try-willow:
## RegFile
module RegFile(  
   input clk,
   input reset,
   input [3:0] A1,
   input [3:0] A2,
   input [3:0] A3,    
   input [31:0] WD3,  
   input RegWrite,    
   input [31:0] PCPlus8,    
   output [31:0] RD1,    
   output [31:0] RD2    
   );
For scale: about 510 flip-flops, roughly 140 I/O pins, ~27,000 um^2 of cells after synthesis.
make LEC_CHECK=0 CAP_MARGIN=20 CORE_MARGIN=2 CORE_UTILIZATION=50 SLEW_MARGIN=20 finish   # period 5.61 ns
run.sh (not shown) runs the stock make flow with config.mk's settings and CLKGATE_MAP_FILE=.
try-willow was carried through to the last stage, and its layout satisfied the timing, DRC and antenna checks.
> inputs changed (try-willow -> try-onyx)
# try-willow
export LEC_CHECK = 0
export CAP_MARGIN = 20
export CORE_MARGIN = 2
export CORE_UTILIZATION = 50
export SLEW_MARGIN = 20
create_clock -name core_clock -period 5.61 [get_ports {clk}]
# try-onyx
export LEC_CHECK = 0
export CAP_MARGIN = 20
export CORE_MARGIN = 2
export CORE_UTILIZATION = 72
export CTS_CLUSTER_SIZE = 39
export SETUP_SLACK_MARGIN = 0.91
export SLEW_MARGIN = 20
create_clock -name core_clock -period 3.05 [get_ports {clk}]
Notes after the runs:
Flow for try-onyx halted at clock tree synthesis (4_1_cts), error code DPL-0033.
Per the comparison of try-onyx with try-willow, total placed cells including tap cells moved down; share of async-settable or async-resettable flops after synthesis level; row count moved down; width of the chip moved down.
When the final numbers for try-onyx and try-willow were put side by side, the worst setup timing slack at the placement stage turned out to be smaller in try-onyx.
What try-delta does differently from try-onyx at the input level:
# try-onyx
export LEC_CHECK = 0
export CAP_MARGIN = 20
export CORE_MARGIN = 2
export CORE_UTILIZATION = 72
export CTS_CLUSTER_SIZE = 39
export SETUP_SLACK_MARGIN = 0.91
export SLEW_MARGIN = 20
create_clock -name core_clock -period 3.05 [get_ports {clk}]
# try-delta
export LEC_CHECK = 0
export CAP_MARGIN = 20
export CORE_MARGIN = 2
export CORE_UTILIZATION = 70
export CTS_CLUSTER_SIZE = 36
export SETUP_SLACK_MARGIN = 0.91
export SLEW_MARGIN = 20
create_clock -name core_clock -period 3.05 [get_ports {clk}]
try-delta: it failed during global routing (5_1_grt), and the tool reported GRT-0232.
try-delta vs try-onyx: worst slack at placement up in try-delta
Looking at width of the die, try-delta sits 1.4% above try-onyx.
Cell count after synthesis: try-delta vs try-onyx identical
The sequential fraction of the synthesis area on try-onyx is in line with that on try-delta.
Compared with try-onyx, die span in y in try-delta increased slightly.
Of the two candidates, try-onyx has the worse detailed-placement wirelength estimate and try-delta the better one.
There was hardly any difference in post-place instance area between try-delta and try-onyx.
Taking try-onyx as the reference, in try-delta overall die area now sits higher; standard cell core area now sits higher.
Placer congestion estimate across try-delta and try-onyx: no real change.
Input-level comparison between try-nickel and try-delta:
# try-delta
export LEC_CHECK = 0
export CAP_MARGIN = 20
export CORE_MARGIN = 2
export CORE_UTILIZATION = 70
export CTS_CLUSTER_SIZE = 36
export SETUP_SLACK_MARGIN = 0.91
export SLEW_MARGIN = 20
create_clock -name core_clock -period 3.05 [get_ports {clk}]
# try-nickel
export LEC_CHECK = 0
export CAP_MARGIN = 5
export CORE_MARGIN = 2
export CORE_UTILIZATION = 70
export CTS_CLUSTER_SIZE = 34
export SLEW_MARGIN = 20
create_clock -name core_clock -period 3.12 [get_ports {clk}]
- try-nickel finished all stages; however, its layout fails the closing checks, the failures being setup timing.
- For chip area line of the yosys report, try-delta and try-nickel come out practically identical.
- | area after synthesis | try-delta vs try-nickel | ≈ equal |
- Floorplan die area: try-nickel vs try-delta identical
- Comparing try-delta and try-nickel, the higher total CTS buffers was measured on try-nickel.
- try-nickel against try-delta; last weighted congestion value of the routability-driven placer is down slightly.
- From try-delta to try-nickel the numbers moved as follows: post-CTS setup buffer count now sits lower, post-synth tally of flip-flops with integrated enable level, standard cell area after detailed placement decreased by 1.7% relative to the old numbers, worst-case setup slack after placement moved down, cell resize tally after clock tree synthesis has decreased.
- The number of placed instances, taps included on try-nickel is in line with that on try-delta.
Edits applied to the flow inputs when going from try-nickel to try-lagoon:
# try-nickel
export LEC_CHECK = 0
export CAP_MARGIN = 5
export CORE_MARGIN = 2
export CORE_UTILIZATION = 70
export CTS_CLUSTER_SIZE = 34
export SLEW_MARGIN = 20
create_clock -name core_clock -period 3.12 [get_ports {clk}]
# try-lagoon
export LEC_CHECK = 0
export CAP_MARGIN = 20
export CORE_MARGIN = 2
export CORE_UTILIZATION = 50
export SLEW_MARGIN = 20
create_clock -name core_clock -period 6.0 [get_ports {clk}]
Results
try-lagoon: full flow OK, the timing, DRC and antenna checks passed. try-lagoon vs. try-nickel: number of well-tap cells placed went up by 178, HPWL reported at the end of detailed placement lost 1.4%, share of power burned in the clock network saw an increase, count of clock-net buffers in the final layout decreased about 1.2%, final worst slack up 0.65 ns. Number of non-filler instances in the completed layout, try-nickel and try-lagoon: higher on try-nickel. From try-nickel to try-lagoon the numbers moved as follows: worst hold slack went up by 0.10 ns, register share of total power went up by 0.7 points, via count of the first global-routing pass went down by 3,376.

---

run 1:
RegFile again, from the RTL that the note above started with.
==> flow/config.mk <==
export PLATFORM = sky130hd
export DESIGN_NAME = RegFile
export DESIGN_NICKNAME = RegFile
export VERILOG_FILES = /design/flow/design.v
export SDC_FILE = /design/flow/constraint.sdc
export NUM_CORES = 4
export LEC_CHECK = 0
export CAP_MARGIN = 20
export CORE_ASPECT_RATIO = 0.7
export CORE_MARGIN = 2
export CORE_UTILIZATION = 58
export GPL_TIMING_DRIVEN = 1
export MAX_ROUTING_LAYER = met4
export SETUP_SLACK_MARGIN = 0.37
export SLEW_MARGIN = 20
export TNS_END_PERCENT = 100
==> flow/constraint.sdc <==
create_clock -name core_clock -period 4.33 [get_ports {clk}]
set_input_delay 0.8660 -clock core_clock [delete_from_list [all_inputs] [get_ports {clk}]]
set_output_delay 0.8660 -clock core_clock [all_outputs]
set_load 0.01 [all_outputs]
Inputs modified between run 1 and run 2:
Settings: PLACE_DENSITY now 0.91, previously not set; CORE_UTILIZATION now 68, was 58; SETUP_SLACK_MARGIN now 0.76, was 0.37; CTS_CLUSTER_SIZE now 63, previously not set; the clock period (ns, I/O delays scaled along) now 4.17, was 4.33.
==> comparison <==
- Run 2 ended up with RD2[19] as its end point of the critical path; run 1 ended up with RD1[28].
- Cell area | run 2 vs run 1 | run 2 larger
- Diff run 1 -> run 2: power rose 11%, total detailed-routing wirelength went up 13%, via count increased by 2,999 relative to the old numbers.
- Going from run 1 to run 2, global-route total usage across every layer grows by 10 points.
Edits applied to the flow inputs when going from run 2 to run 3:
Settings: removing MAX_ROUTING_LAYER (formerly met4); removing SETUP_SLACK_MARGIN (formerly 0.76); changing GPL_TIMING_DRIVEN from 1 to 0; changing TNS_END_PERCENT from 100 to 40; removing CTS_CLUSTER_SIZE (formerly 63); changing CORE_UTILIZATION from 68 to 40; setting CELL_PAD_IN_SITES_GLOBAL_PLACEMENT to 3 for the first time; setting HOLD_SLACK_MARGIN to 0.11 for the first time; removing PLACE_DENSITY (formerly 0.91); removing CORE_ASPECT_RATIO (formerly 0.7); changing the clock period (ns, I/O delays scaled along) from 4.17 to 8.67.
### Flow results
Routed wire in run 3 totals more than in run 2.
Changes observed in run 3 relative to run 2: share of the cycle needed by the critical path after routing -0.34 points; number of global-route vias before repair -1,876; first-pass GRT wire length +19%; final setup slack of the worst path +0.43 ns; net switching power of the design -53%.
Re compound-gate portion of the synthesized area: no difference whatsoever between run 2 and run 3.
Sort run 3 and run 2 by worst slew slack as a fraction of its limit, descending, and run 2 comes first.
Modified inputs, run 4 compared to run 3
Settings: GPL_TIMING_DRIVEN: 0 -> unset; CTS_CLUSTER_SIZE: unset -> 34; CORE_UTILIZATION: 40 -> 70; HOLD_SLACK_MARGIN: 0.11 -> -0.09; SETUP_SLACK_MARGIN: unset -> 0.79; TNS_END_PERCENT: 40 -> unset; CELL_PAD_IN_SITES_GLOBAL_PLACEMENT: 3 -> unset; CAP_MARGIN: 20 -> 5; the clock period (ns, I/O delays scaled along): 8.67 -> 3.12.
--- outcome ---
Run 4 did not make it past global routing (5_1_grt), where a tool error ended it.
Going from run 3 to run 4, last weighted congestion value of the routability-driven placer grew by a few percent.
Higher quantity of gates resized following cts among run 3 and run 4: run 4
Re fraction of registers with async set/reset: no difference whatsoever between run 3 and run 4.
Across both runs, number of buffer cells added on primary ports was higher for run 4 than for run 3.
Edits applied to the flow inputs when going from run 4 to run 5:
Settings: putting CORE_ASPECT_RATIO at 0.61 where nothing was set; putting MAX_ROUTING_LAYER at met4 where nothing was set; swapping 70 for 50 in CORE_UTILIZATION; swapping 2 for 5 in CORE_MARGIN; clearing CTS_CLUSTER_SIZE, which used to be 34; swapping 5 for 20 in CAP_MARGIN; putting CTS_CLUSTER_DIAMETER at 99 where nothing was set; putting ABC_AREA at 1 where nothing was set; clearing SETUP_SLACK_MARGIN, which used to be 0.79; swapping -0.09 for 0.18 in HOLD_SLACK_MARGIN; swapping 3.12 for 6.0 in the clock period (ns, I/O delays scaled along).
[summary]
Per the final summary, run 5 finished and its layout is clean on timing, DRC and antenna. Run 4 did not finish; a tool error ended it in global routing (5_1_grt). Total half-perimeter wirelength after legalization and detailed placement in run 5 is about 14% lower than in run 4. Run 5 against run 4; area of placed instances is down by a few percent. Die area (run 4 / run 5): 0.67. [run 5 vs run 4] summed instance area of the synthesized netlist: higher in run 5. Run 4 -> run 5: number of buffers added to fix hold violations after cts delta 0, exact match. Floorplan die width (run 4 / run 5): 0.65. Number of buffers created by CTS went down by a few percent going from run 4 to run 5.
Input changes introduced in run 6 (baseline for comparison: run 5):
Settings: an added GPL_ROUTABILITY_DRIVEN of 0; a change of CAP_MARGIN from 20 to 5; a change of CORE_UTILIZATION from 50 to 72; a change of CTS_CLUSTER_DIAMETER from 99 to 317; a change of CORE_MARGIN from 5 to 2; a change of HOLD_SLACK_MARGIN from 0.18 to -0.09; a deleted CORE_ASPECT_RATIO that had been 0.61; an added SETUP_SLACK_MARGIN of 0.7; a change of ABC_AREA from 1 to 0; an added CTS_CLUSTER_SIZE of 34; a change of the clock period (ns, I/O delays scaled along) from 6.0 to 3.12.
Findings:
global routing (5_1_grt): run 6 exited with error. Run 6 vs run 5: post-synthesis instance area down. Looking at die extent in y, run 6 sits 2.6% higher than run 5 does. When run 6 is measured against run 5, its post-synthesis cell count turns out 1,595 lower. Looking only at area enclosed by the die boundary, and setting everything else aside, the lower value of run 5 and run 6 goes to run 6. Summary of run 6 over run 5: chip area in the Yosys report dropped about 1.3%, level count of the clock H-tree dropped 1.

---

Starting RTL as in the previous note.
// RegFile
module RegFile(  
   input clk,
   input reset,
   input [3:0] A1,
   input [3:0] A2,
   input [3:0] A3,    
   input [31:0] WD3,  
   input RegWrite,    
   input [31:0] PCPlus8,    
   output [31:0] RD1,    
   output [31:0] RD2    
   );
make LEC_CHECK=0 ABC_AREA=1 CAP_MARGIN=20 CELL_PAD_IN_SITES_GLOBAL_PLACEMENT=2 CORE_ASPECT_RATIO=1.42 CORE_MARGIN=5 CORE_UTILIZATION=50 CTS_CLUSTER_DIAMETER=99 CTS_CLUSTER_SIZE=80 GPL_ROUTABILITY_DRIVEN=1 GPL_TIMING_DRIVEN=0 HOLD_SLACK_MARGIN=0.18 MAX_ROUTING_LAYER=met4 MIN_ROUTING_LAYER=met1 PLACE_DENSITY_LB_ADDON=0.13 SLEW_MARGIN=15 finish   # period 3.65 ns
The first run ended with an error in 3_1_place_gp_skip_io.
==> next run, changes <==
Settings changed: ABC_AREA 1 to default, CELL_PAD_IN_SITES_GLOBAL_PLACEMENT 2 to default, CORE_ASPECT_RATIO 1.42 to default, CORE_MARGIN 5 to 2, CORE_UTILIZATION 50 to 70, CTS_CLUSTER_DIAMETER 99 to default, CTS_CLUSTER_SIZE 80 to 37, GPL_ROUTABILITY_DRIVEN 1 to default, GPL_TIMING_DRIVEN 0 to default, HOLD_SLACK_MARGIN 0.18 to default, MAX_ROUTING_LAYER met4 to default, MIN_ROUTING_LAYER met1 to default, PLACE_DENSITY_LB_ADDON 0.13 to default, SETUP_SLACK_MARGIN from default to 0.91, SLEW_MARGIN 15 to 20.
Clock period 3.65 ns to 3.05 ns, I/O delays scaled along.
The new run never finished: it broke off in 5_1_grt; area after synthesis shrinks slightly; die area drops by a quarter to a third; synthesized cell count drops by well over a third.
==> next run, changes <==
Settings changed: CORE_UTILIZATION 70 to 58, CTS_CLUSTER_SIZE 37 to default, SETUP_SLACK_MARGIN 0.91 to default.
Clock period 3.05 ns to 5.61 ns, I/O delays scaled along.
Effect:
- The new run ran to the end with no violations
- synthesized area does not change
- die area goes up by 20%
- synthesized cell count does not change
==> next run, changes <==
Settings changed: CORE_UTILIZATION 58 to 40, HOLD_SLACK_MARGIN from default to 0.11.
Clock period 5.61 ns to 8.67 ns, I/O delays scaled along.
What happened: The new run completed with no timing, DRC or antenna violations; final cell count rose by a little under a tenth; global-route usage fell by 12 points; utilization fell by 21 points; power fell by a quarter to a third; cell area rose slightly; routed wire length rose by a few percent; clock-buffer cell count fell by 2; setup slack improved by 0.98 ns; synthesized cell count is unchanged; via count fell slightly.
==> next run, changes <==
Settings changed: ABC_AREA from default to 0, CAP_MARGIN 20 to 5, CORE_UTILIZATION 40 to 72, CTS_CLUSTER_DIAMETER from default to 317, CTS_CLUSTER_SIZE from default to 34, GPL_ROUTABILITY_DRIVEN from default to 0, HOLD_SLACK_MARGIN 0.11 to -0.09, SETUP_SLACK_MARGIN from default to 0.91.
Clock period 8.67 ns to 3.12 ns, I/O delays scaled along.
What happened: The changed run failed in 5_1_grt with GRT-0232. Synthesized cell count stays the same. Die area drops by well over a third. Synthesized area does not change.
No activity file was given, so power comes from the tool's default toggle rates.
